### flow/config.mk
export PLATFORM = sky130hd
export DESIGN_NAME = UART_FIFO
export DESIGN_NICKNAME = UART_FIFO
export VERILOG_FILES = /design/flow/design.v
export SDC_FILE = /design/flow/constraint.sdc
export NUM_CORES = 4
export LEC_CHECK = 0
export CAP_MARGIN = 20
export CORE_MARGIN = 2
export CORE_UTILIZATION = 44
export PLACE_DENSITY_LB_ADDON = 0.14
export SETUP_SLACK_MARGIN = 1.85
export SLEW_MARGIN = 35
### flow/constraint.sdc
create_clock -name core_clock -period 7.75 [get_ports {clk}]
set_input_delay 1.5500 -clock core_clock [delete_from_list [all_inputs] [get_ports {clk}]]
set_output_delay 1.5500 -clock core_clock [all_outputs]
set_load 0.01 [all_outputs]
### flow/design.v
`timescale 1ns / 1ps
module Baud_Rate_Generator(
    input clk,
    input reset,
    output reg tx_clk,
    output reg rx_clk
    );
    reg [12:0] Counter_tx;
    reg [8:0] Counter_rx;
    always@(posedge clk)
    begin
        if(reset)
        begin
            Counter_tx <= 0;
            tx_clk <= 0;
        end
        else
        begin
            if(Counter_tx == 13'd5208)
            begin
                Counter_tx <= 0;
                tx_clk <= 1;
            end
            else
            begin
                Counter_tx <= Counter_tx + 1;
                tx_clk <= 0;
            end
        end
    end
    always@(posedge clk)
    begin
        if(reset)
        begin
            Counter_rx <= 0;
            rx_clk <= 0;
        end
        else
        begin
            if(Counter_rx == 9'd324)
            begin
                Counter_rx <= 0;
                rx_clk <= 1;
            end
            else
            begin
                Counter_rx <= Counter_rx + 1;
                rx_clk <= 0;
            end
        end
    end
endmodule
`timescale 1ns / 1ps
module synchronizer #(parameter width = 5)(
    input [width-1:0] data_in,
    input clk,
    input ce,
    input reset,
    output reg [width-1:0] data_out
    );
    reg [width-1:0] sync0;
    always@(posedge clk)
    begin
        if(reset)
        begin
            sync0 <= 0;
            data_out <= 0;
        end
        else if(ce)
        begin
            sync0 <= data_in;
            data_out <= sync0;
        end
    end
endmodule
`timescale 1ns / 1ps
module FIFO_wptr #(parameter FIFO_addr = 5)(
    input [FIFO_addr-1:0] rd_ptr_gr_syn,
    input clk,
    input wr_ce,
    input wr_en,
    input wr_reset,
    output wire [FIFO_addr-1:0] wr_ptr_gr,
    output reg [FIFO_addr-1:0] wr_ptr,
    output wire full,
    output reg wr_full
    );
    wire [FIFO_addr-1:0] rd_ptr;
    always@(posedge clk or posedge wr_reset)
    begin
        if(wr_reset)
        begin
            wr_ptr <= 0;
        end
        else if(wr_ce)
        begin
            if(wr_en && !full)
            begin
                wr_ptr <= wr_ptr + 1;
            end
        end
    end
    always@(posedge clk or posedge wr_reset)
    begin
        if(wr_reset)
        begin
            wr_full <= 0;
        end
        else if(wr_ce)
        begin
            wr_full <= full; 
        end
    end
    assign wr_ptr_gr = wr_ptr ^ (wr_ptr >> 1); 
    assign rd_ptr[FIFO_addr-1] = rd_ptr_gr_syn[FIFO_addr-1];
    genvar i;
    generate
        for(i=0;i<FIFO_addr-1;i=i+1)
        begin : g2b
            assign rd_ptr[i] = rd_ptr[i+1] ^ rd_ptr_gr_syn[i];
        end
    endgenerate
    assign full =   (wr_ptr[FIFO_addr-2:0] == rd_ptr[FIFO_addr-2:0]) &&
                    (wr_ptr[FIFO_addr-1]!=rd_ptr[FIFO_addr-1]);
endmodule
`timescale 1ns / 1ps
module FIFO_rptr #(parameter FIFO_addr = 5)(
    input [FIFO_addr-1:0] wr_ptr_gr_syn,
    input clk,
    input rd_ce,
    input rd_en,
    input rd_reset,
    output wire [FIFO_addr-1:0] rd_ptr_gr,
    output reg [FIFO_addr-1:0] rd_ptr,
    output wire rd_empty
    );
    reg empty;
    wire [FIFO_addr-1:0] wr_ptr;
    always@(posedge clk or posedge rd_reset)
    begin
        if(rd_reset)
        begin
            rd_ptr <= 0;
        end
        else if(rd_ce)
        begin
            if(rd_en && !rd_empty)
            begin
                rd_ptr <= rd_ptr + 1;
            end
        end
    end
    always@(posedge clk or posedge rd_reset)
    begin
        if(rd_reset)
        begin
            empty <= 0;
        end
        else if(rd_ce)
        begin
            empty <= rd_empty; 
        end
    end
    assign rd_ptr_gr = rd_ptr ^ (rd_ptr >> 1); 
    assign wr_ptr[FIFO_addr-1] = wr_ptr_gr_syn[FIFO_addr-1];
    genvar i;
    generate
        for(i=0;i<FIFO_addr-1;i=i+1)
        begin : g2b
            assign wr_ptr[i] = wr_ptr[i+1] ^ wr_ptr_gr_syn[i];
        end
    endgenerate
    assign rd_empty = (wr_ptr == rd_ptr) ? 1'b1 : 1'b0;
endmodule
`timescale 1ns / 1ps
module FIFO_mem #(parameter FIFO_Width = 8, parameter FIFO_Depth = 16,
            parameter FIFO_addr = 5)(
    input clk,
    input wr_ce,
    input wr_en,
    input wr_full,
    input wr_reset,
    input [FIFO_Width-1:0] wr_data,
    input [FIFO_addr-1:0] wr_ptr,
    input rd_ce,
    input rd_en,
    input rd_reset,
    input [FIFO_addr-1:0] rd_ptr,
    output reg [FIFO_Width-1:0] rd_data
    );
    wire wr_en_s;
    reg [FIFO_Width-1:0] mem [0:FIFO_Depth-1];
    integer i;
    assign wr_en_s = wr_en & ~wr_full;
    always@(posedge clk or posedge wr_reset)
    begin
        if(wr_reset)
        begin
            for(i=0;i<FIFO_Depth;i=i+1)
            begin
                mem[i] <= 0;
            end
        end
        else if(wr_ce)
        begin
            if(wr_en_s)
            begin
                mem[wr_ptr[FIFO_addr-2:0]] <= wr_data;
            end
        end
    end
    always@(posedge clk or posedge rd_reset)
    begin
        if(rd_reset)
        begin
            rd_data <= 0;
        end
        else if(rd_ce)
        begin
            if(rd_en)
            begin
                rd_data <= mem[rd_ptr[FIFO_addr-2:0]];
            end
        end
    end
endmodule
`timescale 1ns / 1ps
module FIFO #(  parameter FIFO_WIDTH = 8,
                parameter FIFO_DEPTH = 16,
                parameter FIFO_addr = 5)
    (
    input clk,
    input wr_ce,rd_ce,
    input wr_reset,rd_reset,
    input wr_en,rd_en,
    input [FIFO_WIDTH-1 : 0] data_in,
    output wire full,empty,
    output wire [FIFO_WIDTH-1:0] data_out
    );
    wire [FIFO_addr-1:0] wr_ptr_gr,wr_ptr,rd_ptr_gr,rd_ptr,wr_ptr_gr_syn,rd_ptr_gr_syn;
    wire full_now;
    FIFO_wptr F0 (  .rd_ptr_gr_syn(rd_ptr_gr_syn), .clk(clk), .wr_ce(wr_ce),
                    .wr_en(wr_en), .wr_reset(wr_reset),
                    .wr_ptr_gr(wr_ptr_gr), .wr_ptr(wr_ptr),
                    .full(full_now), .wr_full(full));
    synchronizer F1 (.data_in(wr_ptr_gr), .clk(clk), .ce(rd_ce), .reset(rd_reset),
                        .data_out(wr_ptr_gr_syn));
    FIFO_rptr F2 (  .wr_ptr_gr_syn(wr_ptr_gr_syn), .clk(clk), .rd_ce(rd_ce),
                    .rd_en(rd_en), .rd_reset(rd_reset),
                    .rd_ptr_gr(rd_ptr_gr), .rd_ptr(rd_ptr),
                    .rd_empty(empty));
    synchronizer F3 (.data_in(rd_ptr_gr), .clk(clk), .ce(wr_ce), .reset(wr_reset),
                        .data_out(rd_ptr_gr_syn));
    FIFO_mem F4 (   .clk(clk), .wr_ce(wr_ce), .rd_ce(rd_ce),
                    .wr_reset(wr_reset), .rd_reset(rd_reset),
                    .wr_en(wr_en), .rd_en(rd_en), .wr_full(full_now),
                    .wr_ptr(wr_ptr), .rd_ptr(rd_ptr),
                    .wr_data(data_in), .rd_data(data_out));
endmodule
`timescale 1ns / 1ps
module UART_TX #(   parameter Width = 8,
                    parameter Depth = 16,
                    parameter Addr = 5)(
    input clk,
    input tx_ce,
    input reset,
    input tx_start,
    input [7:0] tx_data,
    output tx_busy,
    output reg tx_serial
    );
    localparam  IDLE = 3'b000,
                START = 3'b001,
                DATA = 3'b010,
  				PARITY = 3'b011,
                STOP = 3'b100;
    reg [2:0] state, next_state;
    reg [2:0] count;
    reg [7:0] data_reg;
  	wire parity_bit;
    always@(posedge clk or posedge reset)
    begin
        if(reset)
        begin
            state <= IDLE;
        end
        else if(tx_ce)
        begin
            state <= next_state;
        end
    end
    always@(*)
    begin
        case(state)
            IDLE:   next_state = tx_start ? START : IDLE;
            START:  next_state = DATA;
          	DATA:   next_state = (count == 7) ? PARITY : DATA;
          	PARITY:	next_state = STOP;
            STOP:   next_state = IDLE;
            default:next_state = IDLE;
        endcase
    end
    always@(posedge clk or posedge reset)
    begin
        if(reset)
        begin
            count <= 0;
            data_reg <= 0;
        end
        else if(tx_ce)
        begin
            case(state)
                IDLE:   begin
                            count <= 0;
                            data_reg <= 0;
                        end
                START:  begin
                            count <= 0;
                            data_reg <= tx_data;
                        end
                DATA:   begin
                            count <= count + 1'b1;
                        end
                STOP:   begin
                            count <= 0;
                        end
                default:count <= 0;
            endcase
        end
    end
    always@(posedge clk or posedge reset)
    begin
        if(reset)
        begin
            tx_serial <= 1;
        end
        else if(tx_ce)
        begin
            case(state)
                IDLE:   begin
                            tx_serial <= 1'b1;
                        end
                START:  begin
                            tx_serial <= 1'b0; 
                        end
                DATA:   begin
                            tx_serial <= data_reg[count]; 
                        end
              	PARITY:	begin
                  			tx_serial <= parity_bit; 
                		end
                STOP:   begin
                            tx_serial <= 1'b1; 
                        end
                default:tx_serial <= 1'b1;
            endcase
        end
    end
    assign parity_bit = ^data_reg; 
    assign tx_busy = (state != IDLE);
endmodule
`timescale 1ns / 1ps
module UART_RX #(   parameter Width = 8,
                    parameter Depth = 16,
                    parameter Addr = 5)(
    input clk,
    input rx_ce,
    input reset,
    input rx_serial,
    output rx_busy,
    output [7:0] rx_data,
    output reg rx_done
    );
    localparam  IDLE = 3'b000,
                START = 3'b001,
                DATA = 3'b010,
                HOLD1 = 3'b011,
                HOLD2 = 3'b100,
  				PARITY = 3'b101,
                STOP = 3'b110;
    reg [2:0] state, next_state;
    reg [2:0] count;
    reg [7:0] data_reg;
    reg [7:0] sample_cnt;
  	wire parity_bit;
    always@(posedge clk or posedge reset)
    begin
        if(reset)
        begin
            state <= IDLE;
        end
        else if(rx_ce)
        begin
            state <= next_state;
        end
    end
    always@(*)
    begin
        case(state)
            IDLE:   next_state = rx_serial ? IDLE : START;
            START:  next_state = (sample_cnt == 16) ? DATA : START;
          	DATA:   next_state = ((count == 7) && (sample_cnt == 16)) ? PARITY : DATA;
          	PARITY:	next_state = (sample_cnt == 16) ? ((parity_bit != rx_serial) ? IDLE : STOP) : PARITY;  
            STOP:   next_state = (sample_cnt == 16) ? (rx_serial ? IDLE : STOP) : STOP;
            default:next_state = IDLE;
        endcase
    end
    always@(posedge clk or posedge reset)
    begin
        if(reset)
        begin
            data_reg <= 8'd0;
            rx_done <= 1'b0;
            count <= 0;
        end
        else if(rx_ce)
        begin
            rx_done <= 0;
            if((state == DATA || state == START) && sample_cnt == 16)
            begin
                count <= count + 1;
                data_reg <= {rx_serial,data_reg[7:1]};
            end
            else if((state == STOP) && sample_cnt == 16)
            begin
                if(rx_serial)  
                begin
                    rx_done <= 1'b1;  
                end
                else
                begin
                    rx_done <= 1'b0;
                end
            end
        end
    end
    always@(posedge clk or posedge reset)
    begin
        if(reset)
        begin
            sample_cnt <= 0;
        end
        else if(rx_ce)
        begin
            if(sample_cnt == 16)
            begin
                sample_cnt <= 0;
            end
            else if(state == IDLE)
                sample_cnt <= 0;
            else
            begin
                sample_cnt <= sample_cnt + 1;
            end
        end
    end
    assign parity_bit = ^data_reg; 
    assign rx_busy = (state != IDLE);
	assign rx_data = data_reg;
endmodule
`timescale 1ns / 1ps
module UART_FIFO(
    input clk,
    input reset,
    input [7:0] data_in,
    input data_valid,
    output [7:0] data_out
    );
    wire tx_clk, rx_clk;
    wire tx_fifo_full, tx_fifo_empty;
    wire rx_fifo_full, rx_fifo_empty;
    wire tx_busy,rx_busy; 
    wire rx_done;
    wire [7:0] tx_fifo_data_out;
    wire [7:0] rx_data;
    wire serial_data;
    reg tx_start;
    wire tx_fifo_wr_en;
    reg tx_fifo_rd_en;
    reg rx_fifo_wr_en;
    wire rx_fifo_rd_en;
    assign tx_fifo_wr_en = data_valid;
    assign rx_fifo_rd_en = ~rx_fifo_empty;
    always@(posedge clk or posedge reset)
    begin
        if(reset)
        begin
            tx_start <= 0;
            tx_fifo_rd_en <= 0;
        end
        else if(tx_clk)
        begin
            if((tx_fifo_empty==0)&&(tx_busy==0)&&(tx_start==0))
            begin
                tx_start <= 1'b1;
                tx_fifo_rd_en <= 1'b1;
            end
            else
            begin
                tx_start <= 1'b0;
                tx_fifo_rd_en <= 1'b0;
            end
        end
    end
    always@(posedge clk or posedge reset)
    begin
        if(reset)
        begin
            rx_fifo_wr_en <= 0;
        end
        else if(rx_clk)
        begin
            rx_fifo_wr_en <= ~rx_fifo_full & rx_done;
        end
    end
    Baud_Rate_Generator m0 (.clk(clk), .reset(reset),
                .tx_clk(tx_clk), .rx_clk(rx_clk));
    UART_TX m1 (.clk(clk), .tx_ce(tx_clk), .reset(reset),
                .tx_start(tx_start), .tx_data(tx_fifo_data_out),
                .tx_busy(tx_busy), .tx_serial(serial_data));
    FIFO m2 (.clk(clk), .wr_ce(1'b1), .rd_ce(tx_clk),  
                .wr_reset(reset), .rd_reset(reset),
                .wr_en(tx_fifo_wr_en), .rd_en(tx_fifo_rd_en),
                .data_in(data_in),
                .full(tx_fifo_full), .empty(tx_fifo_empty),
                .data_out(tx_fifo_data_out));
    UART_RX m3 (.clk(clk), .rx_ce(rx_clk), .reset(reset),
                .rx_serial(serial_data),
                .rx_busy(rx_busy), .rx_data(rx_data),
                .rx_done(rx_done));
    FIFO m4 (.clk(clk), .wr_ce(rx_clk), .rd_ce(1'b1),  
                .wr_reset(reset), .rd_reset(reset),
                .wr_en(rx_fifo_wr_en), .rd_en(rx_fifo_rd_en),
                .data_in(rx_data),
                .full(rx_fifo_full), .empty(rx_fifo_empty),
                .data_out(data_out));
endmodule
### flow/run.sh
#!/bin/bash
# the make line also repeats each setting of config.mk as NAME=value (left out here)
make -C /OpenROAD-flow-scripts/flow DESIGN_CONFIG=/design/flow/config.mk WORK_HOME=/design/flow/orfs CLKGATE_MAP_FILE= finish
==> notes.md, run 1 <==
Physical implementation status

The flow ran to the end and the layout has no timing, DRC or antenna violations. The cell count of the worst reg-to-reg path stands at 7. The largest total area in the synthesized netlist belongs to sky130_fd_sc_hd__dfrtp_1.

In the final routed layout, each cell accounts on average for 20.4 um. Looking at the gate-level netlist, the highest instance count belongs to sky130_fd_sc_hd__dfrtp_1. In the post-synthesis netlist, the biggest area contributors are sky130_fd_sc_hd__dfrtp_1, sky130_fd_sc_hd__mux2_2, sky130_fd_sc_hd__dfxtp_1. The sequential cell area stands at 9670 um2.

The number of buffers inserted by post-CTS setup repair stands at 0. After synthesis, the share of flip-flops with an asynchronous set or reset is 84.0%. For reference, the top logic cell family by area is multiplexers. In this run, power in combinational logic comes to 1.15 mW.

The worst setup path is of the input port to flip-flop kind. The total area inside the core boundary comes to 41800 um2. The report lists the cells along the critical path as buf_2, clkinvlp_4, buf_4, and3_1.

The number of instances on the worst hold path stands at 1. In this run the vertical extent of the chip is 209 um. Per the post-route antenna check, the number of violating nets is 0. The filler cells instantiated in the layout total 3725. In this run, the synthesized area fraction spent on xor and xnor cells is recorded as 3.56%.

The most used flip-flop cell after synthesis is sky130_fd_sc_hd__dfrtp_1. The initial antenna violation count came to 0. The aoi/oai-family share of the synthesized area stands at 11.4%.

The starting density of the core stands at 44.3%. The number of max-cap violations stands at 0. The synth_stat.txt file lists the number of cells as 1514.

According to the I/O placement log, the pin count is 19. The switching part of the total stands at 29.0%. Once routing completed, OpenROAD measured the worst setup slack at 4490 ps. Per the synthesis report, the number of distinct cell types is 74. The number of global-route vias before repair was 12200. Summed over all failing endpoints, the final setup total negative slack is 0 ps.

Summing the areas of all and, or, nand and nor instances in the mapped netlist gives 7.85% of the synthesized area. The mean instance size in the synthesized netlist stands at 12.2 um2. The synthesized netlist occupies a cell area of 18500 um2. The proportion of power drawn by flip-flops and latches stands at 44.7%.

STA classifies the critical path endpoint as a flip-flop. During synthesis, Yosys emitted a total of 9 warnings. Internal power comes to 4.23 mW. The power share of the combinational group stands at 19.4%.

The number of endpoints with negative hold slack in the final report stands at 0. The endpoint of the worst hold path is reported as m4.F1.data_out[0]$_SDFF_PP0_. The endpoint identified for the worst register-to-register timing path is m2.F4.rd_data[6]$_DFFE_PP0P_. The launch point of the worst min-delay path is recorded as m4.F1.sync0[0]$_SDFF_PP0_. In the final report, the number of pins over their slew limit comes to 0. The finished design was reported to have a net count of 1571. For the worst reg-to-reg path, the startpoint reported by OpenROAD is m2.F2.rd_ptr[3]$_DFFE_PP0P_. STA classifies the critical path startpoint as an input port. For this run the detailed placement stage logged an HPWL of 27200 um. When the netlist entered floorplanning its net count stood at 1571.

The routed design has 42700 um of wire. The clock arrives with 22.1 ps of skew. The transition time at the pin with the least slew margin stands at 873 ps. The horizontal die size stands at 209 um. Counting along the longest clock path gives a buffer depth of 3. Across all register-to-register paths, the minimum setup slack is 5110 ps. The largest stage delay on the critical path stands at 800 ps. The portion of synthesized area spent on multiplexers is 18.9%.

The buffers plus inverters on the worst setup path stands at 3. The analysis reports a worst IR drop on VDD of 173 uV. Summing over every cut layer, the via total after detailed routing is 11800. Post-route period utilization is reported as 42.1%.

The group that draws the most power in this run is sequential cells. In the global route stage, overall resource usage came out at 20.2%. The logic area stands at 8320 um2. The total number of cells along the worst setup path stands at 4. The mean number of vias per cell stands at 5.66. The routability congestion estimate stands at 0.775. In the final report, the number of endpoints failing setup comes to 0. TritonCTS built the clock tree.

The maximum level of the CTS H-tree stands at 2. The cell family contributing the most delay on the critical path is buffers and inverters. In this run, the synthesized area fraction spent on adder and majority cells is recorded as 3.11%.

The required time of the critical path stands at 8210 ps. For reference, the critical path is captured by m0.Counter_tx[1]$_SDFF_PP0_. The root buffer cell chosen for the clock tree is sky130_fd_sc_hd__clkbuf_16. The biggest fanout along the worst timing path stands at 43.

The initialized floorplan defines 75 standard-cell rows. Data on the critical path arrives at its endpoint at 3720 ps. During placement, the flow inserted port buffers numbering 18.

The share of synthesized area in the top cell type comes to 45.0%. The chip area line in the Yosys stat output reads 18500 um2. For the finished layout, the period the worst path requires is 3260 ps.

The global-route wire length before repair stands at 69900 um. The post-cts repair resize count stands at 0. For this block, the initial DRC count from the detailed router was 764.

For this design the static power due to leakage is 9.00 nW. The highest achievable clock rate stands at 0.306 GHz. The switching component of the power stands at 1.73 mW. The ratio of total power to cell area stands at 287 nW/um2. For this design, the sink count on the clock tree is 399. The clock transition at the registers of the reported paths stands at 60 ps.

The fraction of power consumed by the clock network stands at 35.9%. For this design, the CTS-stage hold fixing added 0 buffers. The power consumed by the clock network stands at 2.14 mW. Checking hold timing, the worst path is listed with class flip-flop to flip-flop. The placement-stage worst setup slack stands at 3760 ps. Looking at the critical path, the single cell with the biggest stage delay is sky130_fd_sc_hd__clkinvlp_4. In this run, synthesis inferred 0 flip-flops with an integrated enable. The remaining global-route overflow stands at 0. Summing over the stages, the warning tally comes to 58. For this run, the detailed router's first-pass iteration total came to 5. The largest net degree at the start of global routing stands at 117. The worst max-slew margin expressed relative to the limit stands at 41.8%. For this run, the register share of the synthesized area comes to 52.2%. Between the synthesized netlist and the finished layout, the area growth was recorded as 11.9%. TritonRoute reported its final design rule violation total as 0. Counting the buffers created by CTS gives 45. Sequential cells consume a total of 2.66 mW. The number of antenna diodes in the final layout is 0. Tracing the worst setup path back leads to its startpoint at reset. Setup repair after global routing left no endpoint under its margin.

The number of instances in the synthesized netlist stands at 1514. The number of synthesized register bits stands at 399. The total die size stands at 43700 um2. By count the netlist is led by sky130_fd_sc_hd__dfrtp_1, sky130_fd_sc_hd__mux2_2, sky130_fd_sc_hd__nand2_1. The skew report gives the latency at the later pin of the worst-skew pair as 590 ps.
-- stage by stage --
stage / util [%] / power, mW / instance area [um2] / hold WS [ps] / instances
after CTS: 49.6 / 6.03 / 20700 / 436 / 2090
after floorplan: - / 3.48 / 18500 / 414 / 1514
after global routing: 49.6 / 6.27 / 20700 / 448 / 2090
after detailed placement: 46.0 / 3.86 / 19200 / 425 / 2006
final: 49.6 / 5.95 / 20700 / 431 / 2090
after global placement: 45.9 / 3.81 / 19200 / 426 / 2005
-- layer usage --
metal  vias up  routed length, um  global-route usage [%]
li1       5516                  -                       -
met5         -                  0                       0
met2       205              21100                    34.2
met4         0                895                    5.54
met3        61               1750                    3.44
met1      6050              19000                    27.0
-- area by class of cell --
class | count | share of cell area [%]
clock inverter | 12 | 0.677
inverter | 47 | 0.870
clock buffer | 72 | 6.61
timing repair buffer | 39 | 1.76
tap | 539 | 3.26
sequential | 399 | 46.7
multi-input combinational | 982 | 40.2
==> run 2, diff against run 1 <==
- ABC_AREA: unset -> 1
- CAP_MARGIN: 20 -> 15
- CORE_ASPECT_RATIO: unset -> 0.51
- CORE_UTILIZATION: 44 -> 37
- CTS_CLUSTER_SIZE: unset -> 49
- MAX_ROUTING_LAYER: unset -> met4
- MIN_ROUTING_LAYER: unset -> met1
- PLACE_DENSITY_LB_ADDON: 0.14 -> 0.05
- SETUP_SLACK_MARGIN: 1.85 -> 1.26
- SLEW_MARGIN: 35 -> 5
- TNS_END_PERCENT: unset -> 25
- clock period: 7.75 -> 20.0 ns (I/O delays scaled with it)
==> run 2 against run 1 <==
  * Core utilization decreased by 8.3 points
  * Die area grew 26%
  * First-iteration DRC count rose to 2.6 times the previous value
  * Sequential power is 62% lower
  * Critical path depth up 3
  * Clock power shrank 64%
  * Global-route usage increased by 5.6 points
  * Critical path type unchanged
  * Register-to-register slack improved by 11000 ps
  * Largest power group unchanged
  * Synthesized cell count up 63%
  * Still clean
  * Final cell count is 53% higher
  * Largest cell class unchanged
  * Clock skew is 1.7 ps higher
  * Highest routed layer unchanged
  * Count of clock-buffer cells in the layout is 10 lower
==> notes.md, run 2 <==
Physical implementation status

The flow ran to the end and the layout has no timing, DRC or antenna violations. The leakage component of the power stands at 11.1 nW. The minimum period implied by the final worst setup slack stands at 6990 ps.

The initial antenna violation count came to 1. The clock tree synthesis step divided the H-tree into 2 levels. The proportion of synthesized flip-flops having asynchronous set or reset stands at 84.0%. Once synthesis finished, the tally of register bits stood at 399. The launch point of the worst min-delay path is recorded as m4.F1.sync0[4]$_SDFF_PP0_. The tightest min-delay check is of the flip-flop to flip-flop type. The worst setup path is captured at a flip-flop.

The global route stage reports its total congestion overflow as 0. Per the final timing report, the hold violations number 0. Setup repair after global routing left no endpoint under its margin.

In the floorplan report the effective utilization is 37.4%. Across all stage logs, warnings added up to 55. In this run the cell area of the synthesized design comes to 19700 um2. The internal power stands at 1.47 mW. The final weighted congestion recorded by global placement is 0.921.

The highest achievable clock rate stands at 0.143 GHz. After floorplanning, the core was divided into 60 placement rows. The worst hold path passes through 2 cells. The top-level port count stands at 19.

The number of instances in the synthesized netlist stands at 2473. The portion of synthesized cell area occupied by the leading cell type stands at 42.4%. The design draws 2.19 mW. Looking at the gate-level netlist, the highest instance count belongs to sky130_fd_sc_hd__nand2_1. The standard cell core area stands at 52600 um2. Relative to the synthesized area, the layout overhead comes to 10.4%. The number of buffers inserted during clock tree synthesis stands at 40.

TritonCTS built the clock tree. The worst register-to-register path begins at m2.F0.wr_ptr[0]$_DFFE_PP0P_. The total die size stands at 55100 um2.

The share of the yosys chip area belonging to registers stands at 49.1%. The total number of cells along the worst setup path stands at 7. The number of buffers and inverters on the critical path is 5. The clock network accounts for 35.6% of the total power. The number of global-route vias before repair stands at 16100. The cell-mix breakdown from Yosys lists the simple-gate area share as 35.0%. Post-synthesis, Yosys gives the total cell area as 19700 um2. For this run, the leading register cell type out of synthesis is sky130_fd_sc_hd__dfrtp_1. The post-cts repair resize count stands at 0. The post-synth count of flops with an enable pin is 0. The largest net degree at the start of global routing stands at 119. The number of buffers on the longest clock path stands at 3.

Synthesis produced a netlist with a net count of 2530. Ranked by total cell area, the synthesized netlist is headed by sky130_fd_sc_hd__dfrtp_1, sky130_fd_sc_hd__nand2_1, sky130_fd_sc_hd__dfxtp_1. The group that draws the most power in this run is sequential cells. The clock transition at the registers of the reported paths stands at 60 ps.

The post-CTS hold buffer count recorded in the log is 0. Among the non-sequential cells, simple AND/OR/NAND/NOR gates take the most area. The post-DP HPWL stands at 48000 um. The data arrival time of the critical path stands at 7470 ps. The number of failing setup endpoints in the final timing report stands at 0. The xor/xnor cell area share of the yosys netlist stands at 2.27%. The cell count of the worst reg-to-reg path stands at 10. Among the stages of the critical path, the cell type that occurs most often is sky130_fd_sc_hd__buf_4. Per the OpenROAD floorplan log, the height of the die is 169 um. The number of max-cap violations stands at 0. The largest stage delay on the critical path stands at 830 ps. Per the detail_route report, inserted antenna diodes total 0. For this block, the initial DRC count from the detailed router was 2012. In this run the critical path is formed by clkdlybuf4s50_1, buf_4, inv_8, buf_4, buf_4, nand2_1, a21oi_1.

The DRC violations left stands at 0. The largest clock skew in the final design stands at 23.8 ps. Looking at the max-slew report, the worst-margin pin has a slew of 1260 ps.

For hold timing, the worst endpoint is m4.F1.data_out[4]$_SDFF_PP0_. Per the detail_route report, routed wire per instance is 21.1 um. The post-layout period usage of the worst path stands at 35.0%.

The multiplexer share of the synthesized area stands at 0.515%. The via count stands at 17100. From left edge to right edge, the die measures 327 um. The setup path with the least slack is of type input port to flip-flop. Summed over all nets, the switching power comes to 0.713 mW. The antenna violation net count after detailed routing stands at 0.

In this run, flip-flops and latches consume 46.5% of the power. Looking at the clock tree report, the root buffer type is sky130_fd_sc_hd__clkbuf_16. The wire length after detailed routing stands at 67700 um. Summed over all failing endpoints, the final setup total negative slack is 0 ps. The final max-slew violation count recorded for this run is 0.

Yosys stat counts 2473 cells in the synthesized netlist. The CTS sink count stands at 399. The average instance in the mapped netlist occupies 7.96 um2. Among cell families on the critical path, the largest total delay comes from buffers and inverters. During synthesis, Yosys emitted a total of 9 warnings. Net switching is 32.6% of the power. The fraction of the mapped netlist area in adder cells stands at 2.93%. The first global-routing pass estimated 104000 um of wire. Per the timing report, the biggest fanout along the worst path comes to 118. Looking at the reg2reg group, the worst path ends at m2.F4.mem[4][5]$_DFFE_PP0P_. Buffers added to address setup during post-CTS repair amount to 0. For reference, compound AND-OR and OR-AND cells occupy 3.75% of the area reported after synthesis. The required time of the critical path stands at 20470 ps. Dividing total power by cell area gives a power density of 101 nW/um2. In the final design database the tool counted 2519 nets. The worst setup path is launched from an input port. Among all stages on the critical path, the largest delay is contributed by sky130_fd_sc_hd__buf_4. For reference, the critical path is launched at reset. The worst max-slew margin expressed relative to the limit stands at 15.8%. Measured on the finished design, the core utilization comes to 41.3%.

Before antenna repair, the detailed router went through 5 iterations. The number of input and output port buffers inserted stands at 18. The count of different cell masters after synthesis stands at 45. Global routing used 25.8% of the available tracks across all layers. The mean number of vias per cell stands at 5.32.

Looking at the VDD voltage map, the peak drop is 47.5 uV. For flop-to-flop paths, the worst setup slack is 16490 ps. sky130_fd_sc_hd__dfrtp_1 takes more of the synthesized area than any other cell. The clock latency on the worst-skew pair stands at 570 ps.

The power share of the combinational group stands at 17.9%. For the clock group, total power comes out at 0.777 mW. The reported sequential group power stands at 1.02 mW. The capture point of the critical path was reported as m0.Counter_tx[5]$_SDFF_PP0_. The combinational cell power stands at 0.392 mW. For reference, the top cells by count after synthesis are sky130_fd_sc_hd__nand2_1, sky130_fd_sc_hd__dfrtp_1, sky130_fd_sc_hd__nand4_1.
-- run 2: per-stage QoR --
step / setup slack (ps) / area, um2 / hold slack, ps / std cells
4_1_cts: 12910 / 21700 / 406 / 3204
2_1_floorplan: 2570 / 19700 / 388 / 2473
5_1_grt: 12530 / 21700 / 417 / 3207
3_5_place_dp: 12320 / 20400 / 399 / 3130
3_3_place_gp: 12370 / 20400 / 395 / 3130
6_report: 13010 / 21700 / 406 / 3207
-- run 2: layout make-up --
cell class                 count  area (um2)
timing repair buffer          47         410
tap                          713         892
sequential                   399        9670
multi-input combinational   1784        8750
clock inverter                12         143
clock buffer                  62        1140
fill                        5407       30900
inverter                     190         721
-- run 2: per-layer routing --
layer  up-vias  global-route usage, %  part of all wire [%]
met4         0                   3.71                   1.1
met2       580                   27.0                    32
met5         -                      -                     0
li1       7989                      -                     -
met1      8437                   44.4                    56
met3        59                   8.27                    11
==> run 3, diff against run 2 <==
- ABC_AREA: 1 -> unset
- CAP_MARGIN: 15 -> 20
- CORE_ASPECT_RATIO: 0.51 -> unset
- CORE_UTILIZATION: 37 -> 66
- CTS_CLUSTER_DIAMETER: unset -> 30
- CTS_CLUSTER_SIZE: 49 -> unset
- MAX_ROUTING_LAYER: met4 -> unset
- MIN_ROUTING_LAYER: met1 -> unset
- PLACE_DENSITY_LB_ADDON: 0.05 -> unset
- SETUP_SLACK_MARGIN: 1.26 -> 2.26
- SLEW_MARGIN: 5 -> 20
- TNS_END_PERCENT: 25 -> unset
- clock period: 20.0 -> 19.5 ns (I/O delays scaled with it)
==> run 3 against run 2 <==
  * Synthesized area is 6.0% lower
  * Worst setup slack better by 1100 ps
  * Routed wire length is 37% lower
  * Highest routed layer unchanged
  * Power is 30% higher
  * Synthesized cell count is 39% lower
  * Critical path depth is 3 lower
  * Largest cell class unchanged
  * Die area is 47% lower
==> notes.md, run 3 <==
Physical implementation status

The data arrival time of the critical path stands at 5900 ps. Total power normalized to cell area comes to 132 nW/um2. The critical path ends at m2.F4.mem[4][7]$_DFFE_PP0P_.

Summed over all nets, wire length on met3 after detailed routing comes to 2000 um. The number of global-route vias before repair is 12700. The number of buffers and inverters on the critical path is 1.

The number of warnings reported in the stage logs is 57. The largest stage delay on the critical path stands at 860 ps. The report counts max-capacitance violations totalling 0. Once detail routing completed, the nets flagged for antenna violations numbered 0. The number of search-and-repair iterations in the first detailed-routing pass stands at 5.

Measured in cells, the most critical reg-to-reg path has a length of 7. The worst hold path begins at m4.F0.wr_full$_DFFE_PP0P_. From left edge to right edge, the die measures 171 um.

Per the synthesis report, the AND-OR/OR-AND share of the synthesized area is 11.4%. Looking at the hold checks, the worst path lands on rx_fifo_wr_en$_DFFE_PP0P_. Per the slew report, the remaining headroom to the max-slew limit stands at 24.9%. The net total in the final layout stands at 1599.

Setup repair after global routing left no endpoint under its margin. The global-route usage over all layers stands at 30.4%. The number of cells in the design after placement stands at 1843. In the Yosys report the total cell count is 1514. The script extracted a net switching power of 0.805 mW.

In the synthesized netlist, the dominant kind of combinational cell is multiplexers. The hold-fix buffer count after cts stands at 0. The tree is rooted in a sky130_fd_sc_hd__clkbuf_16. The proportion of power drawn by flip-flops and latches stands at 37.4%.

STA classifies the critical path startpoint as an input port. TritonCTS built the clock tree. The worst hold slack after final layout stands at 418 ps.

The area growth from synthesis to layout is 16.9%. Combinational cells consume a total of 0.456 mW. Per STA, the worst path accumulates the most delay in the family buffers and inverters. For this design, the slowest cell found on the critical path is sky130_fd_sc_hd__clkdlybuf4s50_1. The post-DP HPWL stands at 26000 um. The average wire length per cell after detail routing stands at 21.7 um.

The largest net degree at the start of global routing stands at 132. Post-CTS timing repair inserted 0 buffers for setup. As reported, the later end of the worst-skew pair has a clock insertion delay of 580 ps. The first global-routing pass estimated 69600 um of wire. The flow ran to the end and the layout has no timing, DRC or antenna violations.

Across all layers, the routed design uses 12400 vias. In the synthesized netlist the dominant register cell turns out to be sky130_fd_sc_hd__dfrtp_1. The biggest slice of the total power is consumed by the clock network. The highest supply drop recorded on VDD is 97.9 uV. The initial antenna violation count stands at 0. The share of the Yosys chip area taken by registers is 52.2%. The die outline height stands at 171 um. The starting density of the core stands at 66.8%. Summed over all instances, the cell type with the most area after synthesis is sky130_fd_sc_hd__dfrtp_1. The switching part of the total stands at 28.3%. After synthesis, the netlist uses 74 different library cells. The worst setup path is captured at a flip-flop. The die covers 29400 um2.

After layout, the minimum clock period comes to 5440 ps. Checking hold timing, the worst path is listed with class flip-flop to flip-flop. The DRC violation total left in the routed layout is recorded as 0. For the final database, setup skew stands at 33.0 ps. The placement-stage worst setup slack stands at 13420 ps. For the worst setup path, the data required time is 19960 ps. The net count entering floorplan stands at 1571. The yosys warning tally stands at 9. The pin closest to its max-slew limit shows a slew of 1130 ps. In this run, synthesis inferred 0 flip-flops with an integrated enable.

The final-layout setup total negative slack stands at 0 ps. Counting every sink on the clock net gives 399. The most frequently used library cell after synthesis is sky130_fd_sc_hd__dfrtp_1. Per the synthesis report, the simple-gate share of the synthesized area is 7.85%. Setup slack on the worst reg-to-reg path comes out at 16770 ps. The post-synthesis instance area stands at 18500 um2. The top-level port count stands at 19. The power consumed by the clock network stands at 1.33 mW. Wires add up to 43000 um.

Per the OpenROAD floorplan log, the area of the core is 27700 um2. The number of standard cells in the layout, taps in and fillers out stands at 1983. The most critical setup path has its startpoint at data_valid.

The number of failing setup endpoints in the final timing report stands at 0. The total number of cells along the worst setup path stands at 4. Of the total power, the clock network draws 46.6%. The proportion of synthesized flip-flops having asynchronous set or reset stands at 84.0%. The post-route core utilization stands at 78.1%. The violation tally recorded at the end of detailed-routing iteration 0 is 1244.

In the CTS report, the clock slew at the register clock pins of the worst setup and hold paths is listed as 50 ps. The post-layout period usage of the worst path stands at 27.9%. The internal portion of the total power is 2.04 mW. The maximum level of the CTS H-tree stands at 3.

Sorting the synthesized cells by how often they occur yields sky130_fd_sc_hd__dfrtp_1, sky130_fd_sc_hd__mux2_2, sky130_fd_sc_hd__nand2_1. After synthesis, the chip area reported by Yosys is 18500 um2. For reference, the final report shows the hold violation count at 0. Along the worst path, the maximum fanout reaches 17. Combinational logic is responsible for 16.0% of the overall power. The row count stands at 61. Static timing analysis puts the maximum clock frequency at 0.184 GHz.

The number of synthesized register bits stands at 399. Per the timing report, the most critical flop-to-flop path originates at m2.F2.rd_ptr[0]$_DFFE_PP0P_. Buffers inserted during clock tree synthesis total 75. Dividing the detail-routed via count by the number of cells gives 6.25.

Across all setup checks in the final design, the least slack found is 14060 ps. The portion of synthesized cell area occupied by the leading cell type stands at 45.0%. The routability congestion estimate stands at 0.771. The number of instances on the worst hold path stands at 1. For reference, the top cells by area after synthesis are sky130_fd_sc_hd__dfrtp_1, sky130_fd_sc_hd__mux2_2, sky130_fd_sc_hd__dfxtp_1. The max-slew violation total from the final report stands at 0.

The routed wire length on met2 stands at 21300 um. Per the synthesis report, the adder-cell share of the synthesized area is 3.11%. The number of instances in the synthesized netlist stands at 1514. In the per-layer summary, the met1 wirelength comes to 18100 um. Per the timing report, the most critical flop-to-flop path finishes at m2.F4.rd_data[6]$_DFFE_PP0P_. The xor/xnor cell area share of the yosys netlist stands at 3.56%. Of the post-synthesis cell area, the part taken by muxes is 18.9%. Traced cell by cell, the critical path runs through clkdlybuf4s50_1, nand3_1, a21oi_2, mux2_2. The clock passes through at most 3 buffers. After detailed routing, no signal wire sits above met4. The total antenna diodes in the routed design stands at 0. Port buffering added 18 buffers. The post-cts repair resize count stands at 0. Per the post-synthesis stats, the area per cell is 12.2 um2. After global routing the overflow that remains totals 0. The sequential power reported by the tool is 1.07 mW. The leakage component of the power was reported as 9.52 nW. By startpoint and endpoint, the worst setup path is classified as input port to flip-flop.
run 3: layout make-up:
type	count	area, um2
clock buffer	94	2040
sequential	399	9670
inverter	47	184
clock inverter	46	636
multi-input combinational	982	8310
timing repair buffer	37	318
tap	378	473
fill	1785	6080
run 3: routing by layer:
metal,up-vias,track usage [%]
met5,-,0
met2,382,51.7
met1,6292,39.0
met3,133,4.95
li1,5586,-
met4,0,12.2
run 3: metrics by stage:
step	area [um2]	power [mW]
6_report	21600	2.85
5_1_grt	21600	2.96
4_1_cts	21600	2.86
3_5_place_dp	19000	1.52
3_3_place_gp	19000	1.50
2_1_floorplan	18500	1.38
==> run 4, diff against run 3 <==
- CORE_UTILIZATION: 66 -> 65
- SETUP_SLACK_MARGIN: 2.26 -> -0.88
- clock period: 19.5 -> 11.4 ns (I/O delays scaled with it)
==> run 4 against run 3 <==
  * Critical path depth decreased by 3
  * Clock power increased by 85%
  * Still clean
  * Routed wire length increased by 2.2%
  * Cell area increased by 0.98%
  * Final cell count increased by 0.10%
  * Die area increased by 1.5%
  * First-iteration DRC count decreased by 5.1%
  * Via count increased by 0.23%
  * Largest power group unchanged
  * Combinational power increased by 73%
  * Flip-flop count unchanged
  * Sequential power increased by 71%
  * Power increased by 78%
==> notes.md, run 4 <==
Physical implementation status

Once layout is complete, the utilization of the core stands at 78.2%. Synthesis produced a netlist with a net count of 1571. Total power for the finished layout comes to 5.08 mW. The initial antenna violation count stands at 0.

Per the slew report, the remaining headroom to the max-slew limit stands at 22.3%. For the worst reg-to-reg path, the startpoint reported by OpenROAD is m2.F2.rd_ptr[0]$_DFFE_PP0P_. The post-synthesis instance area stands at 18500 um2. The highest achievable clock rate stands at 0.265 GHz. Per report_power, the combinational group accounts for 15.6% of the total.

STA reports the tightest min-delay check as being of type flip-flop to flip-flop. The total number of cells along the worst setup path stands at 1. The synthesis run shows the most used standard cells to be sky130_fd_sc_hd__dfrtp_1, sky130_fd_sc_hd__mux2_2, sky130_fd_sc_hd__nand2_1. The tally of OpenROAD warnings stands at 57.

Sequential cells were found to cover 52.2% of the synthesized design area. The routed design has 43900 um of wire. The worst hold slack after final layout stands at 425 ps.

In this run, synthesis inferred 0 flip-flops with an integrated enable. The flow reports power dissipated in sequential cells as 1.83 mW. Of the total power, the clock network draws 48.4%. Of the total power, registers draw 36.0%. The portion of synthesized cell area occupied by the leading cell type stands at 45.0%. The maximum resistive drop on vdd stands at 205 uV. The path with the worst hold slack has its endpoint at m2.F3.data_out[3]$_SDFF_PP0_. The final layout contains 1599 nets.

The clock latency on the worst-skew pair stands at 600 ps. The max-slew violation total from the final report stands at 0. STA lists the endpoint of the worst register-to-register path as m2.F4.rd_data[6]$_DFFE_PP0P_.

Summed over all cells, the static leakage comes to 9.63 nW. The global-route usage over all layers stands at 29.9%. The hold-fix buffer count after cts stands at 0. The global-route wire length before repair stands at 71200 um. Synthesis instantiated 74 different standard cells from the library. Of the total power, the share spent switching nets is 28.1%. For this design, the sink count on the clock tree is 399. The horizontal die size stands at 173 um. The placed instances occupy a cell area of 18900 um2. At the end of routability-driven placement, the weighted congestion stood at 0.825. The number of max-cap violations stands at 0.

STA classifies the critical path endpoint as an output pin. The required time of the critical path stands at 9120 ps. The largest part of the power goes to the clock network.

The floorplan step set the die height to 173 um. For the worst min-delay path, the startpoint reported by OpenROAD is m2.F3.sync0[3]$_SDFF_PP0_. The number of synthesized register bits stands at 399. The internal power stands at 3.65 mW. The placement-stage worst setup slack stands at 7010 ps. The mean instance size in the synthesized netlist stands at 12.2 um2. The slowest stage of the critical path belongs to the cell sky130_fd_sc_hd__clkdlybuf4s50_1.

Compared with the post-synthesis result, the final layout area differs by 18.0%. The number of cells in the design after placement stands at 1840. Nets still carrying antenna violations after routing amount to 0. For flop-to-flop paths, the worst setup slack is 8570 ps. Along the worst hold path, the cell count comes to 1. Looking at the max-slew report, the worst-margin pin has a slew of 1170 ps.

Per STA, the endpoint of the critical path is data_out[4]. The flow ran to the end and the layout has no timing, DRC or antenna violations. The synthesized netlist handed to floorplanning was reported with a cell count of 1514. OpenSTA lists the critical path startpoint as m4.F4.rd_data[4]$_DFFE_PP0P_. Row generation in the floorplan step produced 61 rows. The final-layout setup total negative slack stands at 0 ps. The number of buffers on the longest clock path stands at 3. The number of endpoints with negative hold slack in the final report stands at 0.

The buffers plus inverters on the worst setup path stands at 1. After global routing the overflow that remains totals 0. Post-CTS timing repair inserted 0 buffers for setup. The number of search-and-repair iterations in the first detailed-routing pass stands at 5. Setup repair after global routing left no endpoint under its margin.

The largest stage delay on the critical path stands at 550 ps. The fraction of the mapped netlist area in adder cells stands at 3.11%. The data arrival time reported for the critical path is 1490 ps. The summed standard-cell area reported by yosys stands at 18500 um2. Walking the worst path, the cells encountered are clkdlybuf4s50_1.

The average wire length per cell after detail routing stands at 22.1 um. The buffer_ports step reported a buffer count of 18. The script logs the ratio of routed vias to standard cells as 6.26. The total cells reported by yosys after synthesis stands at 1514. The overall die size recorded for this design is 29800 um2. The post-layout period usage of the worst path stands at 33.0%.

STA classifies the critical path startpoint as a flip-flop. Summing the areas of all compound-gate instances in the mapped netlist gives 11.4% of the synthesized area. The yosys warning tally stands at 9.

TritonCTS built the clock tree. The standard cell core area stands at 27900 um2. The most frequently used library cell after synthesis is sky130_fd_sc_hd__dfrtp_1.

The kind of cell with the highest combined delay along the critical path is buffers and inverters. Among all flip-flop cells after synthesis, the most frequent one is sky130_fd_sc_hd__dfrtp_1. The power consumed by the clock network stands at 2.46 mW. The simple-gate area share of the yosys netlist stands at 7.85%.

Measured against the total synthesized area, the mux share comes to 18.9%. Summed over all instances, the cell type with the most area after synthesis is sky130_fd_sc_hd__dfrtp_1. The ratio of total power to cell area stands at 232 nW/um2. The number of gates resized after CTS was 0.

Once layout is done, the placed cells without fillers occupy 21800 um2. According to the I/O placement log, the pin count is 19. The total antenna diodes in the routed design stands at 0.

The detailed router placed 12400 vias in this run. The switching component of the power stands at 1.42 mW. The last timing report of the flow puts the setup violation total at 0.

According to the dpl log, the detail-placed design has an HPWL of 26200 um. The minimum period implied by the final worst setup slack stands at 3770 ps. The starting density of the core stands at 66.2%. By area, the combinational part of the netlist is dominated by multiplexers. The worst path meets setup with 7630 ps of slack. The filler cell count in the final layout stands at 1781. The xor/xnor cell area share of the yosys netlist stands at 3.56%.

The proportion of synthesized flip-flops having asynchronous set or reset stands at 84.0%. The iteration-0 DRC count of the detailed router stands at 1181. The critical path in this run is classified as flip-flop to output pin. Logic depth along the worst register-to-register path is recorded as 7. The largest clock skew in the final design stands at 44.2 ps.

Clock tree synthesis selected as its root buffer the cell sky130_fd_sc_hd__clkbuf_16. In the routed design, unresolved DRC markers number 0. In the post-synthesis netlist, the biggest area contributors are sky130_fd_sc_hd__dfrtp_1, sky130_fd_sc_hd__mux2_2, sky130_fd_sc_hd__dfxtp_1. Max fanout on the critical path was recorded as 2. The number of global-route vias before repair came to 13000. Per report_power, the Combinational row totals 0.790 mW. The clock transition at the registers of the reported paths stands at 50 ps. The number of clock buffers added by TritonCTS is 78.

The finished layout holds 1985 standard cells, fillers aside. Entering global routing, the biggest net connects 158 pins. The maximum level of the CTS H-tree stands at 3.
[run 4: layout make-up]
class	instances	area [um2]	share of cell area, %
clock inverters	51	771	3.53
multi-input cells	982	8310	38.1
well taps	378	473	2.17
flip-flops and latches	399	9670	44.3
inverters	47	184	0.842
clock buffers	94	2120	9.72
repair buffers	34	312	1.43
[run 4: layer usage]
| metal | global-route usage, % | part of all wire (%) |
|---|---|---|
| met1 | 39.2 | 42 |
| met2 | 50.6 | 50 |
| met3 | 4.57 | 4.9 |
| met4 | 11.5 | 3.3 |
| met5 | 0 | 0 |
==> run 5, diff against run 4 <==
- CAP_MARGIN: 20 -> 15
- CORE_ASPECT_RATIO: unset -> 0.51
- CORE_UTILIZATION: 65 -> 40
- CTS_CLUSTER_DIAMETER: 30 -> unset
- CTS_CLUSTER_SIZE: unset -> 88
- HOLD_SLACK_MARGIN: unset -> -0.1
- MAX_ROUTING_LAYER: unset -> met5
- PLACE_DENSITY_LB_ADDON: unset -> 0.05
- SETUP_SLACK_MARGIN: -0.88 -> unset
- SLEW_MARGIN: 20 -> 5
- clock period: 11.4 -> 20.0 ns (I/O delays scaled with it)
==> run 5 against run 4 <==
  * Critical path depth is 3 higher
  * Count of clock-buffer cells in the layout is 31 lower
  * Register-to-register slack better by 8200 ps
  * Combinational power is 42% lower
  * Worst setup slack better by 6700 ps
  * Final cell count is 8.3% higher
  * Core utilization is 33 points lower
  * Sequential power is 44% lower
  * Non-clock buffer count is 7 higher
  * Clock skew is 34 ps lower
  * Sequential share of layout area is 2.6 points higher
==> notes.md, run 5 <==
Physical implementation status

The run finished with no timing, DRC or antenna violations. The worst max-slew margin expressed relative to the limit stands at 29.3%. Per STA, the worst path is made up of clkdlybuf4s50_1, nand3_1, a21oi_2, mux2_2. The power report lists the sequential group at 1.03 mW. The net total in the final layout stands at 1567. Across the routed clock network, the largest skew measured is 9.71 ps. The number of instances on the worst hold path stands at 1. Detailed placement reports a standard cell area of 19300 um2.

The data arrival time of the critical path stands at 6040 ps. In the power breakdown, the biggest contributor is sequential cells. The number of buffers inserted by post-CTS setup repair stands at 0. sky130_fd_sc_hd__dfrtp_1 takes more of the synthesized area than any other cell. The portion of synthesized cell area occupied by the leading cell type stands at 45.0%. Looking at the critical path, the highest net fanout was 17. The number of global-route vias before repair stands at 11600. The iteration-0 DRC count of the detailed router stands at 1052. The synthesis log from Yosys contains 9 warnings.

No sink is reached through more buffers than the 3 on the longest clock path. Per the synthesis report, the adder-cell share of the synthesized area is 3.11%. Combinational logic burns 20.3% of the power. For this design, Yosys synthesis ends with a cell count of 1514. The slack of the worst reg-to-reg path stands at 16750 ps.

The top-level port count stands at 19. After synthesis, the share of flip-flops with an asynchronous set or reset is 84.0%. Per the summary, power density relative to cell area is 110 nW/um2. The critical path starts at data_valid.

The number of standard cells in the layout, taps in and fillers out stands at 2149. Summed over all routing layers, the global router reports a total usage of 20.9%. The number of instances in the synthesized netlist stands at 1514. The flow measured a signed area growth from synthesis to layout of 11.5%. The mean number of vias per cell stands at 5.60.

The type recorded for the worst min-delay path is flip-flop to flip-flop. For the final routed database, the setup TNS stands at 0 ps. Setup repair after global routing left no endpoint under its margin. At the pin with the least slew margin, the transition time is 1060 ps. The post-synthesis instance area stands at 18500 um2. The most used flip-flop cell after synthesis is sky130_fd_sc_hd__dfrtp_1. Looking at the VDD voltage map, the peak drop is 53.8 uV. For the combinational group, total power comes out at 0.462 mW. After synthesis, the chip area reported by Yosys is 18500 um2.

The count of flip-flops with a built-in enable after synthesis stands at 0. The worst setup path is launched from an input port. The clock tree synthesis step divided the H-tree into 2 levels. Summed over all layers, the routed wires come to 49800 um. The number of input and output port buffers inserted stands at 18.

The layout stage reports a final design area of 20600 um2. The met3 routed wirelength stands at 4250 um. The post-synth register bit count is 399. The required time of the critical path stands at 20420 ps. By instance count, the leading cell after synthesis is sky130_fd_sc_hd__dfrtp_1.

The starting density of the core stands at 40.4%. The clock transition at the registers of the reported paths stands at 70 ps. After synthesis, the cell types taking the most area are sky130_fd_sc_hd__dfrtp_1, sky130_fd_sc_hd__mux2_2, sky130_fd_sc_hd__dfxtp_1. The number of nets handed over by synthesis was 1571. The pre-CTS setup check shows a worst slack of 13870 ps.

The clock network burns 34.2% of the power. Of the total synthesized cell area, the portion taken by AND-OR and OR-AND cells is 11.4%. The number of cells on the worst reg-to-reg path is 7.

In the synthesized netlist, the cells that appear most often are sky130_fd_sc_hd__dfrtp_1, sky130_fd_sc_hd__mux2_2, sky130_fd_sc_hd__nand2_1. Measured against the total synthesized area, the mux share comes to 18.9%. The total die size stands at 48100 um2. From left edge to right edge, the die measures 305 um. The worst setup path is of the input port to flip-flop kind. The script extracted a total leakage power of 8.93 nW.

The total antenna diodes in the routed design stands at 0. For reference, the final report shows the hold violation count at 0. STA lists the startpoint of the worst register-to-register path as m2.F2.rd_ptr[3]$_DFFE_PP0P_. The CTS sink count stands at 399.

The total number of cells along the worst setup path stands at 4. Dividing the final minimum period by the clock period gives 28.1%. The mean instance size in the synthesized netlist stands at 12.2 um2. The buffers plus inverters on the worst setup path stands at 1. Per the timing report, the most critical flop-to-flop path finishes at m2.F4.rd_data[4]$_DFFE_PP0P_. The largest single stage delay on the critical path is 820 ps. The analysis attributes to net switching a power of 0.676 mW.

Sequential cells were found to cover 52.2% of the synthesized design area. The post-DP HPWL stands at 34400 um. The detailed router placed 12000 vias in this run. The CTS report gives the tree buffer count as 39. The clock latency on the worst-skew pair stands at 530 ps.

The worst setup path is captured at a flip-flop. On the critical path, the stage with the largest delay is an instance of sky130_fd_sc_hd__clkdlybuf4s50_1. The critical path ends at m2.F4.mem[6][7]$_DFFE_PP0P_. Per the synthesis report, the XOR/XNOR share of the synthesized area is 3.56%. The routability congestion estimate stands at 0.777. After layout, the design draws a total of 2.27 mW.

Entering global routing, the biggest net connects 178 pins. The number of max-cap violations stands at 0. Summed over the clock group, the power is 0.779 mW. The startpoint identified for the worst hold timing path is m2.F3.sync0[2]$_SDFF_PP0_.

Summed over all nets, wire length on met2 after detailed routing comes to 16600 um. The antenna violation net count after detailed routing stands at 0. Per the finish-stage timing summary, setup violations number 0. After layout, the minimum clock period comes to 5620 ps. The average wire length per cell after detail routing stands at 23.2 um. Per the layout report, the design carries 4239 filler cells. Per the GRT congestion report, total overflow comes to 0.

The worst path setup slack after routing stands at 14380 ps. The post-cts repair resize count stands at 0. The script computed the net switching share of total power as 29.7%. Hold analysis lists the worst path endpoint as m2.F3.data_out[2]$_SDFF_PP0_. The kind of cell with the highest combined delay along the critical path is buffers and inverters.

Row generation in the floorplan step produced 56 rows. TritonCTS built the clock tree. Hold repair after CTS inserted 0 buffers. The post-route report lists met1 wire length as 28400 um. The script parses the final routing iteration and logs DRC violations as 0. The final max-slew violation count recorded for this run is 0. The standard cell core area stands at 45800 um2.

The post-route utilization of the core is recorded as 45.0%. OpenROAD emitted warnings numbering 57. For reference, simple AND, OR, NAND and NOR cells occupy 7.85% of the area reported after synthesis. Among the non-sequential cells, multiplexers take the most area.

The number of cells in the design after placement stands at 2076. The cell sitting at the root of the clock tree is a sky130_fd_sc_hd__clkbuf_16. The internal power stands at 1.60 mW. The initial antenna violation count stands at 0. The die outline height stands at 158 um. The tightest hold path in the finished design has a slack of 444 ps. In this run the top signal layer used is met4. The global-route wire length before repair stands at 76100 um. The highest achievable clock rate stands at 0.178 GHz. The proportion of power drawn by flip-flops and latches stands at 45.4%. The number of different library cells used by synthesis comes to 74. In the log, the iteration count for the first detailed-route pass is 5.
## run 5: cell type report
type                    count  area, um2  share of cell area, %
repair buffers             41        358                   1.73
multi-input cells         982       8310                   40.3
clock inverters             8       90.1                  0.437
clock buffers              63       1260                   6.11
flip-flops and latches    399       9670                   46.8
well taps                 609        762                   3.69
inverters                  47        184                  0.891
## run 5: layer usage
| layer | vias up | track usage, % |
|---|---|---|
| li1 | 5524 | - |
| met1 | 6162 | 36.6 |
| met2 | 299 | 23.3 |
| met3 | 47 | 6.55 |
| met4 | 0 | 2.98 |
| met5 | - | 0 |
==> run 6, diff against run 5 <==
- CAP_MARGIN: 15 -> 20
- CELL_PAD_IN_SITES_DETAIL_PLACEMENT: unset -> 1
- CELL_PAD_IN_SITES_GLOBAL_PLACEMENT: unset -> 1
- CORE_ASPECT_RATIO: 0.51 -> unset
- CORE_UTILIZATION: 40 -> 69
- CTS_CLUSTER_SIZE: 88 -> 55
- GPL_ROUTABILITY_DRIVEN: unset -> 0
- HOLD_SLACK_MARGIN: -0.1 -> unset
- MAX_ROUTING_LAYER: met5 -> unset
- MIN_ROUTING_LAYER: unset -> met1
- PLACE_DENSITY_LB_ADDON: 0.05 -> 0.06
- SETUP_SLACK_MARGIN: unset -> 1.79
- SLEW_MARGIN: 5 -> 20
- TNS_END_PERCENT: unset -> 90
- clock period: 20.0 -> 6.11 ns (I/O delays scaled with it)
==> run 6 against run 5 <==
  * The flow now stops in 4_1_cts
  * Synthesized area unchanged
  * Die area shrank 41%
  * Synthesized cell count is the same
==> notes.md, run 6 <==
Results of the flow run.

The flow did not finish. The flow stopped in 4_1_cts. The first error in the log reads "[ERROR DPL-0033] detailed placement checks failed during check placement". Setup slack on the worst path after placement came out at 2640 ps. Yosys mapped a number of flops with a built-in enable equal to 0. The synthesis run identifies the leading combinational cell family as multiplexers. After synthesis the cells add up to 18500 um2.

The number of input and output port buffers inserted stands at 18. After floorplanning, the core was divided into 59 placement rows. Counting flops with an async set or reset pin after synthesis yields a share of 84.0%. Measured against the total synthesized area, the mux share comes to 18.9%. Counting every instance in the synthesized netlist gives 1514. The fraction of the mapped netlist area in adder cells stands at 3.11%.

The count of different cell masters after synthesis stands at 74. The xor/xnor cell area share of the yosys netlist stands at 3.56%. Per the OpenROAD floorplan log, the width of the die is 168 um.

sky130_fd_sc_hd__dfrtp_1 takes more of the synthesized area than any other cell. Yosys attributes the largest share of cell area to sky130_fd_sc_hd__dfrtp_1, sky130_fd_sc_hd__mux2_2, sky130_fd_sc_hd__dfxtp_1. Yosys instantiated no cell more often than sky130_fd_sc_hd__dfrtp_1. The aoi/oai-family share of the synthesized area stands at 11.4%. The share of the yosys chip area belonging to registers stands at 52.2%. The floorplan step defined a core boundary enclosing 26200 um2. The top cell type by area accounts for 45.0% of the synthesized area.

The simple-gate area share of the yosys netlist stands at 7.85%. The starting density of the core stands at 70.6%. Synthesis produced a netlist with a net count of 1571.

The top-level port count stands at 19. The floorplan step defined a die boundary enclosing 28100 um2. The average instance in the mapped netlist occupies 12.2 um2. By count the netlist is led by sky130_fd_sc_hd__dfrtp_1, sky130_fd_sc_hd__mux2_2, sky130_fd_sc_hd__nand2_1. The die outline height stands at 168 um. For this run, the number of Yosys warnings is 9. The post-DP HPWL stands at 36400 um.

Among all flip-flop cells after synthesis, the most frequent one is sky130_fd_sc_hd__dfrtp_1. The total cells reported by yosys after synthesis stands at 1514. The stat command in Yosys gives a chip area of 18500 um2. The synthesis stat section lists a flop and latch total of 399.
==> run 6: stage by stage <==
stage,area [um2],cells
3_3_place_gp,18900,1797
3_5_place_dp,18900,1797
2_1_floorplan,18500,1514
==> run 7, diff against run 6 <==
- CELL_PAD_IN_SITES_DETAIL_PLACEMENT: 1 -> unset
- CELL_PAD_IN_SITES_GLOBAL_PLACEMENT: 1 -> unset
- CORE_UTILIZATION: 69 -> 66
- CTS_CLUSTER_DIAMETER: unset -> 30
- CTS_CLUSTER_SIZE: 55 -> unset
- GPL_ROUTABILITY_DRIVEN: 0 -> unset
- HOLD_SLACK_MARGIN: unset -> 0.3
- MIN_ROUTING_LAYER: met1 -> unset
- PLACE_DENSITY_LB_ADDON: 0.06 -> unset
- SETUP_SLACK_MARGIN: 1.79 -> 2.94
- TNS_END_PERCENT: 90 -> unset
- clock period: 6.11 -> 10.7 ns (I/O delays scaled with it)
==> run 7 against run 6 <==
  * Now clean on timing, DRC and antenna
  * Die area increased by 4.4%
  * Synthesized cell count unchanged
  * Synthesized area unchanged
==> notes.md, run 7 <==
Physical implementation status

The portion of synthesized area spent on multiplexers is 18.9%. The number of endpoints with negative hold slack in the final report stands at 0. According to the Yosys statistics, the synthesized design has a chip area of 18500 um2.

The worst setup path is launched from an input port. The total number of cells along the worst setup path stands at 5. The die outline height stands at 171 um.

The proportion of synthesized flip-flops having asynchronous set or reset stands at 84.0%. The clock passes through at most 3 buffers. In the post-route report, total wirelength is listed as 43000 um. For the worst-skew pair, the clock arrives at the later sink with an insertion delay of 570 ps. The worst register-to-register path begins at m4.F2.rd_ptr[2]$_DFFE_PP0P_. The cell sequence reported for the critical path is buf_2, clkinvlp_4, buf_4, nand2_1, nor2_1. In the synthesized netlist the dominant register cell turns out to be sky130_fd_sc_hd__dfrtp_1.

The switching component of the power stands at 1.47 mW. The maximum resistive drop on vdd stands at 211 uV. Among the non-sequential cells, multiplexers take the most area. The horizontal die size stands at 171 um. The largest part of the power goes to the clock network.

The maximum level of the CTS H-tree stands at 3. The fraction of the mapped netlist area in adder cells stands at 3.11%. The largest individual stage delay along the critical path comes from the cell sky130_fd_sc_hd__clkinvlp_4. The script computed the net switching share of total power as 28.3%.

For the final database, setup skew stands at 17.7 ps. The yosys warning tally stands at 9. The pin closest to its max-slew limit shows a slew of 1080 ps. Measured against its own limit, the worst slew margin works out to 27.8%.

Of all nets on the critical path, the largest fanout is 60. The count of flip-flops with a built-in enable after synthesis stands at 0. At the floorplan stage, the core utilization is reported as 66.8%.

The critical path in this run is classified as input port to flip-flop. Counting instances, the worst hold path has a depth of 1. The post-synth register bit count is 399.

In this run the cell area of the synthesized design comes to 18500 um2. Detailed placement ended at an HPWL of 25900 um. The combinational cell power stands at 0.831 mW. The number of max-cap violations stands at 0.

The smallest clock period supported by the final layout is computed as 4280 ps. The max-slew violation total from the final report stands at 0. The report puts the cell count of the worst reg-to-reg path at 7. The routed layout has 12400 vias. Dividing total power by cell area gives a power density of 241 nW/um2. In the hold report, the worst path ends at m4.F1.data_out[4]$_SDFF_PP0_.

Data on the critical path arrives at its endpoint at 4730 ps. The fraction of power consumed by the clock network stands at 46.8%. Grouping stages by cell kind, the critical path spends the most delay in buffers and inverters. For this design the top-level I/O count stands at 19. Per the synthesis report, the dominant area consumer among library cells is sky130_fd_sc_hd__dfrtp_1. In the routed layout, each cell is associated on average with a via count of 6.25. The count of nets left with antenna violations once routing finished came out at 0.

Overall power consumption after layout is estimated at 5.20 mW. The number of search-and-repair iterations in the first detailed-routing pass stands at 8. The final-layout setup total negative slack stands at 0 ps. The slack of the worst reg-to-reg path stands at 7900 ps.

The global-route usage over all layers stands at 30.1%. Sorting the synthesized cells by how often they occur yields sky130_fd_sc_hd__dfrtp_1, sky130_fd_sc_hd__mux2_2, sky130_fd_sc_hd__nand2_1. The power consumed by the clock network stands at 2.43 mW. The congestion estimate from routability-driven global placement came to 0.801. In the post-synthesis netlist, the cell with the most instances is sky130_fd_sc_hd__dfrtp_1. The aoi/oai-family share of the synthesized area stands at 11.4%. The total cells reported by yosys after synthesis stands at 1514. The number of buffers inserted by post-CTS setup repair stands at 0. The layout overhead on the synthesized area stands at 16.8%.

Looking at the reg2reg group, the worst path ends at m4.F4.rd_data[5]$_DFFE_PP0P_. The post-layout period usage of the worst path stands at 40.0%. The data required time reported for the critical path is 11150 ps.

The largest net degree at the start of global routing stands at 166. From the final report, the count of setup violators was given as 0. The flow ran to the end and the layout has no timing, DRC or antenna violations. Setup repair after global routing left no endpoint under its margin. The number of global-route vias before repair came to 12500. The reported sequential group power stands at 1.94 mW. The number of input and output port buffers inserted stands at 18.

For reference, the top cells by area after synthesis are sky130_fd_sc_hd__dfrtp_1, sky130_fd_sc_hd__mux2_2, sky130_fd_sc_hd__dfxtp_1. The mean instance size in the synthesized netlist stands at 12.2 um2. The post-CTS hold buffer count recorded in the log is 0. At floorplan, the net count of the design was reported as 1571.

The count of different cell masters after synthesis stands at 74. The tally of OpenROAD warnings stands at 58. After the last flow step, the layout net total stands at 1598. The row count stands at 61.

Registers are responsible for 37.3% of the overall power. The buffers plus inverters on the worst setup path stands at 3. For this design the static power due to leakage is 9.52 nW.

TritonCTS built the clock tree. The floorplan step defined a core boundary enclosing 27700 um2. The synthesized instance count is 1514. In the routed design, unresolved DRC markers number 0.

The critical path starts at reset. In this run the biggest area consumer among cell types represents 45.0% of the synthesized area. In this run the most critical hold path is launched from m4.F1.sync0[4]$_SDFF_PP0_. According to the timing report, the critical path is captured at m0.Counter_tx[10]$_SDFF_PP0_.

The xor/xnor cell area share of the yosys netlist stands at 3.56%. The initial antenna violation count was 0. The internal power of the cells totals 3.73 mW.

The remaining global-route overflow stands at 0. The registers of the reported paths see a clock transition of 50 ps. The global-route wire length before repair stands at 68400 um. Sequential cells were found to cover 52.2% of the synthesized design area. The highest clock rate this design can be run at is 0.233 GHz. In this run, CTS created clock tree buffers numbering 78.

Per the detail_route report, inserted antenna diodes total 0. The iteration-0 DRC count of the detailed router stands at 1050. The floorplan step defined a die boundary enclosing 29400 um2. Gates resized during post-CTS repair numbered 0. The longest incremental delay of any stage on the critical path is reported as 820 ps.

Of the total synthesized cell area, the portion taken by AND, OR, NAND and NOR gates is 7.85%. The average wire length per cell after detail routing stands at 21.7 um. TritonCTS reports the number of clock sinks as 399. The worst setup path is captured at a flip-flop. STA reports the tightest min-delay check as being of type flip-flop to flip-flop. The flow reports that combinational logic draws 16.0% of the design power.

The cell sitting at the root of the clock tree is a sky130_fd_sc_hd__clkbuf_16.
run 7: final cells by class:
type,instances,area (um2)
Clock buffer,94,2130
Clock inverter,47,534
Fill cell,1783,6100
Inverter,47,180
Multi-Input combinational cell,982,8310
Sequential cell,399,9670
Tap cell,378,473
Timing Repair Buffer,33,304
run 7: per-layer routing:
| metal | vias to the layer above | GRT usage [%] | wire [um] |
|---|---|---|---|
| met5 | - | 0 | 0 |
| met4 | 0 | 12.9 | 1580 |
| met3 | 123 | 4.97 | 1960 |
| met2 | 353 | 51.4 | 21500 |
| met1 | 6300 | 38.0 | 17900 |
| li1 | 5590 | - | - |
run 7: through the flow:
step,instances,worst slack (ps),hold slack (ps),cell area [um2],utilization [%]
after CTS,1980,6330,439,21600,78.0
after floorplan,1514,2900,414,18500,-
final,1980,6420,437,21600,78.0
after global routing,1980,6000,453,21600,78.0
after detailed placement,1839,5710,433,18900,68.3
after global placement,1839,5780,420,18900,68.3
No activity file was given, so power comes from the tool's default toggle rates.
